Design aib_rx_bert, start of the top module:
module aib_rx_bert #(
parameter [0:0] BERT_BUF_MODE_EN = 1   
)
(
input         clk,               
input         rstn,              
input [  3:0] rx_rst_pulse,      
input [  3:0] rx_start_pulse,    
input [  3:0] seed_in_en,        
input [  5:0] chk3_lane_sel_ff,  
input [  5:0] chk2_lane_sel_ff,  
input [  5:0] chk1_lane_sel_ff,  
input [  5:0] chk0_lane_sel_ff,  
input [  2:0] chk3_ptrn_sel_ff,  
input [  2:0] chk2_ptrn_sel_ff,  
input [  2:0] chk1_ptrn_sel_ff,  
input [  2:0] chk0_ptrn_sel_ff,  
input [319:0] rx_bert_data_i,    
input         sdr_mode,          
input   [1:0] r_fifo_mode,       
input         m_gen2_mode,       
output reg [ 48:0] rbert_bit_cnt_ff,  
output     [ 15:0] biterr_cnt_chk3,   
output     [ 15:0] biterr_cnt_chk2,   
output     [ 15:0] biterr_cnt_chk1,   
output     [ 15:0] biterr_cnt_chk0,   
output     [127:0] rx_bert3_data,     
output     [127:0] rx_bert2_data,     
output     [127:0] rx_bert1_data,     
output     [127:0] rx_bert0_data,     
output     [  3:0] rbert_running_ff   
);
Size: about 1,200 flip-flops, about 78,000 um^2 of cells after synthesis.
clock: 6.07 ns
lec_check: 0
cap_margin: 20
core_margin: 2
core_utilization: 65
cts_cluster_diameter: 276
setup_slack_margin: 1.11
slew_margin: 20
run.sh (not shown) runs the stock make flow with config.mk's settings and CLKGATE_MAP_FILE=.
Rerun with:
--- a/flow/config.mk
+++ b/flow/config.mk
@@ -7,0 +8 @@
+export ABC_AREA = 0
@@ -9,5 +10,10 @@
-export CORE_MARGIN = 2
-export CORE_UTILIZATION = 65
-export CTS_CLUSTER_DIAMETER = 276
-export SETUP_SLACK_MARGIN = 1.11
-export SLEW_MARGIN = 20
+export CELL_PAD_IN_SITES_DETAIL_PLACEMENT = 1
+export CELL_PAD_IN_SITES_GLOBAL_PLACEMENT = 1
+export CORE_MARGIN = 5
+export CORE_UTILIZATION = 40
+export CTS_CLUSTER_DIAMETER = 146
+export GPL_TIMING_DRIVEN = 1
+export MIN_ROUTING_LAYER = met1
+export SETUP_SLACK_MARGIN = -0.37
+export SLEW_MARGIN = 40
+export TNS_END_PERCENT = 45
==> flow/constraint.sdc (replaced) <==
create_clock -name core_clock -period 9.27 [get_ports {clk}]
set_input_delay 1.8540 -clock core_clock [delete_from_list [all_inputs] [get_ports {clk}]]
set_output_delay 1.8540 -clock core_clock [all_outputs]
set_load 0.01 [all_outputs]
What happened:
- clock power shrinks by 30%
- non-clock buffer count fell by 138
- power came out lower by 33%
- synthesized cell count does not change
Rerun with:
==> flow/config.mk (replaced) <==
export PLATFORM = sky130hd
export DESIGN_NAME = aib_rx_bert
export DESIGN_NICKNAME = aib_rx_bert
export VERILOG_FILES = /design/flow/design.v
export SDC_FILE = /design/flow/constraint.sdc
export NUM_CORES = 4
export LEC_CHECK = 0
export CAP_MARGIN = 20
export CORE_MARGIN = 2
export CORE_UTILIZATION = 40
export SLEW_MARGIN = 20
==> flow/constraint.sdc (replaced) <==
create_clock -name core_clock -period 7.03 [get_ports {clk}]
set_input_delay 1.4060 -clock core_clock [delete_from_list [all_inputs] [get_ports {clk}]]
set_output_delay 1.4060 -clock core_clock [all_outputs]
set_load 0.01 [all_outputs]
The changed run produced a clean layout.
Worst hold slack stays flat.
Cell area is higher by about 0.5%.
Combinational power is higher by 31%.
Non-clock buffer count is higher by 80.
Power is higher by about 33%.
Routed wire length is lower by 8.1%.
Area after synthesis does not change.
Critical path depth is higher by 1.
Rerun with:
--- a/flow/config.mk
+++ b/flow/config.mk
@@ -10 +10,2 @@
-export CORE_UTILIZATION = 40
+export CORE_UTILIZATION = 56
+export CTS_CLUSTER_SIZE = 97
==> flow/constraint.sdc (replaced) <==
create_clock -name core_clock -period 4.79 [get_ports {clk}]
set_input_delay 0.9580 -clock core_clock [delete_from_list [all_inputs] [get_ports {clk}]]
set_output_delay 0.9580 -clock core_clock [all_outputs]
set_load 0.01 [all_outputs]
Effect:
- Now the flow finished but fails on setup timing
- clock-buffer cell count fell by 12
- first-iteration DRC count rose by 33%
- global-route usage rose by 11 points
- die area fell by 28%
- core utilization rose by 21 points
- wire length fell by 2.3%
Rerun with:
--- a/flow/config.mk
+++ b/flow/config.mk
@@ -10,2 +10 @@
-export CORE_UTILIZATION = 56
-export CTS_CLUSTER_SIZE = 97
+export CORE_UTILIZATION = 63
==> flow/constraint.sdc (replaced) <==
create_clock -name core_clock -period 7.03 [get_ports {clk}]
set_input_delay 1.4060 -clock core_clock [delete_from_list [all_inputs] [get_ports {clk}]]
set_output_delay 1.4060 -clock core_clock [all_outputs]
set_load 0.01 [all_outputs]
With this change the flow completed with no timing, DRC or antenna violations.
Utilization increases by 5.5 points.
Total power is lower by a quarter to a third.
Wire length came out lower by a few percent.
First-iteration DRC count goes up by about a fifth.
Non-clock buffer count fell by 278.
Area after synthesis does not change.
Clock skew stays flat.
Sequential cell count is unchanged.
Count of clock-buffer cells in the layout came out lower by 3.
Global-route usage went up by 3.0 points.

* * *

aib_rx_bert again, from the RTL that the note above started with.
export LEC_CHECK = 0
export ABC_AREA = 0
export CAP_MARGIN = 25
export CELL_PAD_IN_SITES_DETAIL_PLACEMENT = 0
export CELL_PAD_IN_SITES_GLOBAL_PLACEMENT = 3
export CORE_MARGIN = 4
export CORE_UTILIZATION = 38
export CTS_CLUSTER_SIZE = 50
export GPL_ROUTABILITY_DRIVEN = 0
export GPL_TIMING_DRIVEN = 1
export HOLD_SLACK_MARGIN = 0.28
export MAX_ROUTING_LAYER = met4
export MIN_ROUTING_LAYER = met1
export PLACE_DENSITY_LB_ADDON = 0.22
export SETUP_SLACK_MARGIN = 0.05
export SLEW_MARGIN = 40
export TNS_END_PERCENT = 55
create_clock -name core_clock -period 10.8 [get_ports {clk}]
The baseline ran to the end with no violations.
Then changed:
- ABC_AREA: 0 -> unset
- CAP_MARGIN: 25 -> 20
- CELL_PAD_IN_SITES_DETAIL_PLACEMENT: 0 -> unset
- CELL_PAD_IN_SITES_GLOBAL_PLACEMENT: 3 -> unset
- CORE_MARGIN: 4 -> 2
- CORE_UTILIZATION: 38 -> 68
- CTS_CLUSTER_SIZE: 50 -> 36
- GPL_ROUTABILITY_DRIVEN: 0 -> unset
- GPL_TIMING_DRIVEN: 1 -> unset
- HOLD_SLACK_MARGIN: 0.28 -> unset
- MAX_ROUTING_LAYER: met4 -> unset
- MIN_ROUTING_LAYER: met1 -> unset
- PLACE_DENSITY_LB_ADDON: 0.22 -> unset
- SETUP_SLACK_MARGIN: 0.05 -> 1.48
- SLEW_MARGIN: 40 -> 20
- TNS_END_PERCENT: 55 -> unset
- clock period: 10.8 -> 5.06 ns (I/O delays scaled with it)
- This time the run ended with an error in 5_1_grt, error ODB-0269
- die size fell by 45%
- area after synthesis does not change
- synthesized cell count stays the same
Then changed:
- CAP_MARGIN: 20 -> 15
- CTS_CLUSTER_SIZE: 36 -> 61
- HOLD_SLACK_MARGIN: unset -> -0.08
- SETUP_SLACK_MARGIN: 1.48 -> -0.31
- clock period: 5.06 -> 5.1 ns (I/O delays scaled with it)
What happened: With this change the flow finished with setup timing left. Area after synthesis is unchanged. Synthesized cell count stays the same. Die area is unchanged.
Then changed:
- ABC_AREA: unset -> 0
- CAP_MARGIN: 15 -> 20
- CORE_UTILIZATION: 68 -> 70
- CTS_CLUSTER_DIAMETER: unset -> 357
- CTS_CLUSTER_SIZE: 61 -> 56
- HOLD_SLACK_MARGIN: -0.08 -> unset
- SETUP_SLACK_MARGIN: -0.31 -> 0.95
- clock period: 5.1 -> 3.59 ns (I/O delays scaled with it)
Result: Now the flow never finished: it broke off in 5_1_grt (ODB-0269); die area came out lower by 2.8%; area after synthesis is unchanged; synthesized cell count is unchanged.

* * *

Starting RTL as in the previous note.
==> flow/config.mk <==
export PLATFORM = sky130hd
export DESIGN_NAME = aib_rx_bert
export DESIGN_NICKNAME = aib_rx_bert
export VERILOG_FILES = /design/flow/design.v
export SDC_FILE = /design/flow/constraint.sdc
export NUM_CORES = 4
export LEC_CHECK = 0
export ABC_AREA = 1
export CAP_MARGIN = 25
export CELL_PAD_IN_SITES_DETAIL_PLACEMENT = 2
export CELL_PAD_IN_SITES_GLOBAL_PLACEMENT = 0
export CORE_MARGIN = 4
export CORE_UTILIZATION = 38
export CTS_CLUSTER_SIZE = 50
export GPL_ROUTABILITY_DRIVEN = 0
export MAX_ROUTING_LAYER = met5
export PLACE_DENSITY_LB_ADDON = 0.22
export SETUP_SLACK_MARGIN = 1.41
export SLEW_MARGIN = 40
export TNS_END_PERCENT = 55
==> flow/constraint.sdc <==
create_clock -name core_clock -period 11.0 [get_ports {clk}]
set_input_delay 2.2000 -clock core_clock [delete_from_list [all_inputs] [get_ports {clk}]]
set_output_delay 2.2000 -clock core_clock [all_outputs]
set_load 0.01 [all_outputs]
The starting point reached the layout checks and failed them: capacitance limit, slew limit.
==> next run, changes <==
Settings changed: ABC_AREA 1 to default, CAP_MARGIN 25 to 0, CELL_PAD_IN_SITES_DETAIL_PLACEMENT 2 to default, CELL_PAD_IN_SITES_GLOBAL_PLACEMENT 0 to default, CORE_MARGIN 4 to 2, CORE_UTILIZATION 38 to 72, CTS_CLUSTER_SIZE 50 to 96, GPL_ROUTABILITY_DRIVEN 0 to default, MAX_ROUTING_LAYER met5 to default, PLACE_DENSITY from default to 0.43, PLACE_DENSITY_LB_ADDON 0.22 to default, SETUP_SLACK_MARGIN 1.41 to default, SLEW_MARGIN 40 to 20, TNS_END_PERCENT 55 to 5.
Clock period 11.0 ns to 8.54 ns, I/O delays scaled along.
Result: The new run never finished: it broke off in global routing (5_1_grt), error ODB-0269. Die size falls by 48%. Synthesized cell count falls by 33%. Area after synthesis falls by 1.1%.
==> next run, changes <==
Settings changed: CAP_MARGIN 0 to 20, CORE_UTILIZATION 72 to 40, CTS_CLUSTER_SIZE 96 to default, PLACE_DENSITY 0.43 to default, TNS_END_PERCENT 5 to default.
Clock period 8.54 ns to 7.43 ns, I/O delays scaled along.
Effect: The new run ran to the end with no violations. Die area went up by well over a third. Synthesized area stays the same. Synthesized cell count stays the same.
==> next run, changes <==
Settings changed: CORE_ASPECT_RATIO from default to 1.74, CORE_UTILIZATION 40 to 51, CTS_CLUSTER_DIAMETER from default to 107, GPL_ROUTABILITY_DRIVEN from default to 1, SLEW_MARGIN 20 to 5, TNS_END_PERCENT from default to 15.
Clock period 7.43 ns to 6.48 ns, I/O delays scaled along.
The new run completed with no timing, DRC or antenna violations.
Wire length goes up by 4.0%.
Worst setup slack degrades by 220 ps.
Area after synthesis is unchanged.
Cell area shrinks by 1.3%.
==> next run, changes <==
Settings changed: CAP_MARGIN 20 to 15, CELL_PAD_IN_SITES_GLOBAL_PLACEMENT from default to 3, CORE_ASPECT_RATIO 1.74 to default, CORE_MARGIN 2 to 6, CORE_UTILIZATION 51 to 15, CTS_CLUSTER_DIAMETER 107 to default, CTS_CLUSTER_SIZE from default to 30, GPL_ROUTABILITY_DRIVEN 1 to default, PLACE_DENSITY_LB_ADDON from default to 0.22, SETUP_SLACK_MARGIN from default to 0.67, SLEW_MARGIN 5 to 15, TNS_END_PERCENT 15 to 25.
Clock period 6.48 ns to 10.1 ns, I/O delays scaled along.
After rerunning:
- worst setup slack improves by 1300 ps
- core utilization goes down by 42 points
- final cell count goes up by 47%
- routed wire length goes up by 33%
- die area goes up to 3.4 times its value
- via count goes down by 2.6%
- count of clock-buffer cells in the layout goes up by 106
- synthesized cell count is unchanged
- clock skew barely changes
No activity file was given, so power comes from the tool's default toggle rates.
